## run 1
Design Risc_32_bit, start of the top module:
module Risc_32_bit
(
  input         clk       ,
  input         rst_n     ,
  output [31:0] imem_addr ,
  input  [31:0] imem_rdata,
  output [31:0] dmem_addr ,
  output [31:0] dmem_wdata,
  output        dmem_we   ,
  input  [31:0] dmem_rdata
);
  parameter ImmSelI = 3'b000;
  parameter ImmSelS = 3'b001;
  parameter ImmSelB = 3'b010;
  parameter ImmSelJ = 3'b011;
  parameter ImmSelU = 3'b100;
  parameter ImmSelR = 3'b111;
  wire [31:0] if_inst;
  wire [31:0] if_pc  ;
  wire [31:0] id_pc    ;
  wire [6:0]  id_opcode;
  wire [31:0] id_inst  ;
  wire [4:0]  id_rd    ;
  wire [4:0]  id_rs1   ;
  wire [4:0]  id_rs2   ;
  wire [2:0]  id_funct3;
  wire [6:0]  id_funct7;
  wire [2:0]  id_ImmSel;
  wire [31:0] id_imm   ;
  wire [1:0]  id_PCSel ;
  wire        id_BrUn  ;
  wire        id_ASel  ;
  wire        id_BSel  ;
  wire        id_MemRW ;
  wire        id_RegWEn;
  wire [1:0]  id_WBSel ;
  wire [3:0]  id_ALUSel;
  wire [31:0] id_DataA ;
  wire [31:0] id_DataB ;
  wire [31:0] id_jump_pc;
  wire [31:0] ex_imm         ;
  wire        ex_we          ;
  wire [31:0] ex_DataA       ;
  wire [31:0] ex_DataB       ;
  wire [31:0] ex_pc          ;
  wire [4:0]  ex_rd          ;
  wire [4:0]  ex_rs1         ;
  wire [4:0]  ex_rs2         ;
  wire [2:0]  ex_ImmSel      ;
  wire        ex_BrEq        ;
  wire        ex_BrLT        ;
  wire [1:0]  ex_PCSel       ;
  wire        ex_BrUn        ;
  wire        ex_ASel        ;
  wire        ex_BSel        ;
  wire        ex_MemRW       ;
  wire        ex_RegWEn      ;
  wire [1:0]  ex_WBSel       ;
  wire [3:0]  ex_ALUSel      ;
  wire [31:0] ex_inst        ;
  wire [31:0] ex_ALU_out     ;
  wire [31:0] ex_ForwardDataB;
  wire        mem_RegWEn ;
  wire        mem_MemRW  ;
  wire [4:0]  mem_rd     ;
  wire [31:0] mem_imm    ;
  wire [31:0] mem_ALU_out;
  wire [31:0] mem_DataB  ;
  wire [31:0] mem_pc     ;
  wire [31:0] mem_WBData ;
  wire [1:0]  mem_WBSel  ;
  wire [4:0]  mem_rs2    ;
  wire        wb_RegWEn  ;
  ...
Size: roughly 160 I/O pins.
clock: 14.1 ns
lec_check: 0
cap_margin: 20
core_margin: 2
core_utilization: 40
slew_margin: 20
run.sh (not shown) runs the stock make flow with config.mk's settings and CLKGATE_MAP_FILE=.
## Diff of input files: run 2 against run 1
Settings: swapping 40 for 44 in CORE_UTILIZATION; swapping 14.1 for 4.36 in the clock period (ns, I/O delays scaled along).
Run 2: all stages done; final checks FAILED (setup timing).
Between run 2 and run 1, it is run 2 whose design area is higher, by 8.4%.
Run 1 has a lower post-route core utilization than run 2.
Run 2 — worst setup slack 7290 ps lower, run 1 as reference
On final estimated routing congestion in global placement, the lower figure sits with run 1, not run 2.
Logic depth of the worst setup path including buffers came out higher on run 2 than on run 1.
The lower highest achievable clock rate of run 1 and run 2 is in run 1.
For final hold slack, run 1 and run 2 come out practically identical.
The following lists how run 3 was set up differently from run 2:
Settings: CORE_UTILIZATION changed from 44 to 66; CTS_CLUSTER_SIZE newly set to 54; the clock period (ns, I/O delays scaled along) changed from 4.36 to 5.05.
## What came out
- Run 3 never completed; the flow aborted with a tool error in 5_1_grt.
- Comparing run 2 and run 3, the lower number of buffers inserted by post-CTS setup repair was measured on run 2.
- From run 2 to run 3 the numbers moved as follows: post-cts repair resize count went up by 50, instance count after placement with tap cells included has decreased, number of CTS-inserted buffers lost about 10%, overall die height shrank by 18%, horizontal die dimension now sits lower.
- Combined area of all synthesized cells delta (run 3 -> run 2): insignificant
- Worst setup timing slack at the placement stage delta (run 3 − run 2): favourable
- From run 2 to run 3, number of cell instances after yosys synthesis did not move at all.
For run 4, these inputs were changed with respect to run 3:
Settings: CORE_UTILIZATION now 40, was 66; HOLD_SLACK_MARGIN now 0.28, previously not set; CTS_CLUSTER_SIZE now 69, was 54; the clock period (ns, I/O delays scaled along) now 8.5, was 5.05.
[summary]
Run 4 | stages: all done | timing, DRC, antenna: all pass
Diff run 3 -> run 4 | number of resized instances in the post-cts repair step | decrease of 159
Lower total cell area at the placement stage among run 4 and run 3: run 4
In run 4 the overall chip area turned out about 64% higher than in run 3.
Of run 4 and run 3, the higher post-CTS setup buffer count belongs to run 3.
Run 4 does better than run 3 on post-placement setup slack.
The vertical die dimension in run 4 sits 28% above the value recorded for run 3.
As far as total I/O pin count goes, run 4 and run 3 are indistinguishable; the numbers are identical.

* * *

main:
Risc_32_bit again, from the RTL that the note above started with.
Settings: LEC_CHECK=0, ABC_AREA=0, CAP_MARGIN=10, CELL_PAD_IN_SITES_DETAIL_PLACEMENT=2, CORE_ASPECT_RATIO=0.74, CORE_MARGIN=7, CORE_UTILIZATION=19, CTS_CLUSTER_DIAMETER=55, CTS_CLUSTER_SIZE=61, GPL_ROUTABILITY_DRIVEN=0, MAX_ROUTING_LAYER=met4, MIN_ROUTING_LAYER=met1, PLACE_DENSITY_LB_ADDON=0.29, SETUP_SLACK_MARGIN=1.17, SLEW_MARGIN=20; clock period 4.79 ns.
Although it ran to completion, main produced a layout that fails the final checks because of setup timing.
diff inputs: main => the feature branch
Settings: a deleted MIN_ROUTING_LAYER that had been met1; a deleted CTS_CLUSTER_SIZE that had been 61; a deleted SETUP_SLACK_MARGIN that had been 1.17; a change of CORE_UTILIZATION from 19 to 13; a deleted MAX_ROUTING_LAYER that had been met4; a change of CAP_MARGIN from 10 to 20; a deleted CELL_PAD_IN_SITES_DETAIL_PLACEMENT that had been 2; a deleted CTS_CLUSTER_DIAMETER that had been 55; a deleted CORE_ASPECT_RATIO that had been 0.74; a deleted ABC_AREA that had been 0; a deleted PLACE_DENSITY_LB_ADDON that had been 0.29; a change of CORE_MARGIN from 7 to 2; a deleted GPL_ROUTABILITY_DRIVEN that had been 0; a change of the clock period (ns, I/O delays scaled along) from 4.79 to 12.7.
The feature branch: no failed stages, no open violations at the end
In the feature branch, the critical-path maximum fanout came out 16 above the value in main.
Measured against each other, the feature branch and main differ in critical path depth, the lower figure coming from the feature branch.
Summary of the feature branch over main: met3 capacity usage during global routing closely matched the old numbers, setup slack shows an increase of 6.04 ns, die size now larger, internal portion of total power went down.

* * *

## lagoon
Risc_32_bit again, from the RTL that the note above started with.
==> flow/design.v (excerpt) <==
module Risc_32_bit
(
  input         clk       ,
  input         rst_n     ,
  output [31:0] imem_addr ,
  input  [31:0] imem_rdata,
  output [31:0] dmem_addr ,
  output [31:0] dmem_wdata,
  output        dmem_we   ,
  input  [31:0] dmem_rdata
);
Settings: LEC_CHECK=0, ABC_AREA=0, CAP_MARGIN=0, CELL_PAD_IN_SITES_DETAIL_PLACEMENT=0, CORE_ASPECT_RATIO=0.74, CORE_MARGIN=2, CORE_UTILIZATION=72, CTS_CLUSTER_DIAMETER=364, CTS_CLUSTER_SIZE=47, PLACE_DENSITY_LB_ADDON=0.0, SETUP_SLACK_MARGIN=0.98, SLEW_MARGIN=20; clock period 3.37 ns.
Seen in the log of lagoon: GRT-0232 during global routing, after which the run never completed.
Setup changes, lagoon to xenon
==> flow/config.mk <==
export PLATFORM = sky130hd
export DESIGN_NAME = Risc_32_bit
export DESIGN_NICKNAME = Risc_32_bit
export VERILOG_FILES = /design/flow/design.v
export SDC_FILE = /design/flow/constraint.sdc
export NUM_CORES = 4
export LEC_CHECK = 0
export CAP_MARGIN = 20
export CORE_MARGIN = 2
export CORE_UTILIZATION = 10
export SLEW_MARGIN = 20
==> flow/constraint.sdc <==
create_clock -name core_clock -period 11.5 [get_ports {clk}]
set_input_delay 2.3000 -clock core_clock [delete_from_list [all_inputs] [get_ports {clk}]]
set_output_delay 2.3000 -clock core_clock [all_outputs]
set_load 0.01 [all_outputs]
==> comparison <==
- Comparing lagoon and xenon, the higher number of levels the H-tree was split into is on xenon.
- lagoon -> xenon: register bit total from synthesis delta 0, exact match
- [compare] base=lagoon new=xenon: post-CTS setup buffer count went down by 55; area of placed instances up about 3.3%.
- Placed wire-length estimate (xenon / lagoon): 0.903
- Having completed the whole flow, xenon delivered a layout that passed the timing, DRC and antenna checks.
- lagoon did not finish; a tool error ended it in global routing.
Setup changes, xenon to cedar
--- a/flow/config.mk
+++ b/flow/config.mk
@@ -8,4 +8,6 @@
 export CAP_MARGIN = 20
 export CORE_MARGIN = 2
-export CORE_UTILIZATION = 10
+export CORE_UTILIZATION = 61
+export CTS_CLUSTER_SIZE = 39
+export SETUP_SLACK_MARGIN = 1.11
 export SLEW_MARGIN = 20
==> flow/constraint.sdc <==
create_clock -name core_clock -period 4.36 [get_ports {clk}]
set_input_delay 0.8720 -clock core_clock [delete_from_list [all_inputs] [get_ports {clk}]]
set_output_delay 0.8720 -clock core_clock [all_outputs]
set_load 0.01 [all_outputs]
Findings:
cedar: flow complete, layout not clean; failing: setup timing. From xenon to cedar the numbers moved as follows: adder and majority cell fraction of the synthesized area flat; worst slew margin relative to its limit up 2.6 points; number of cells on the worst reg-to-reg path up 8. Summary: with xenon as the reference, cell area after layout in cedar moved down by a few percent. The switching share of power of cedar is lower than that of xenon. Compared with xenon, cedar is hungrier on power. Compared to xenon, cedar has final worst-path cycle share 57 points higher. Compared with xenon, cedar shows a higher hold slack.
The inputs of ember differ from those of cedar as listed below.
--- a/flow/config.mk
+++ b/flow/config.mk
@@ -8,6 +8,5 @@
 export CAP_MARGIN = 20
 export CORE_MARGIN = 2
-export CORE_UTILIZATION = 61
-export CTS_CLUSTER_SIZE = 39
-export SETUP_SLACK_MARGIN = 1.11
+export CORE_UTILIZATION = 66
+export CTS_CLUSTER_SIZE = 54
 export SLEW_MARGIN = 20
==> flow/constraint.sdc <==
create_clock -name core_clock -period 5.07 [get_ports {clk}]
set_input_delay 1.0140 -clock core_clock [delete_from_list [all_inputs] [get_ports {clk}]]
set_output_delay 1.0140 -clock core_clock [all_outputs]
set_load 0.01 [all_outputs]
Results
ember did not finish: a tool error stopped it during global routing. cedar -> ember: number of buffers added by the clock tree synthesis step decreased slightly. Against cedar, total cell area at the placement stage in ember fell by a few percent. On number of gates resized after cts: ember sits below cedar.
Power and IR drop assume default switching activity.
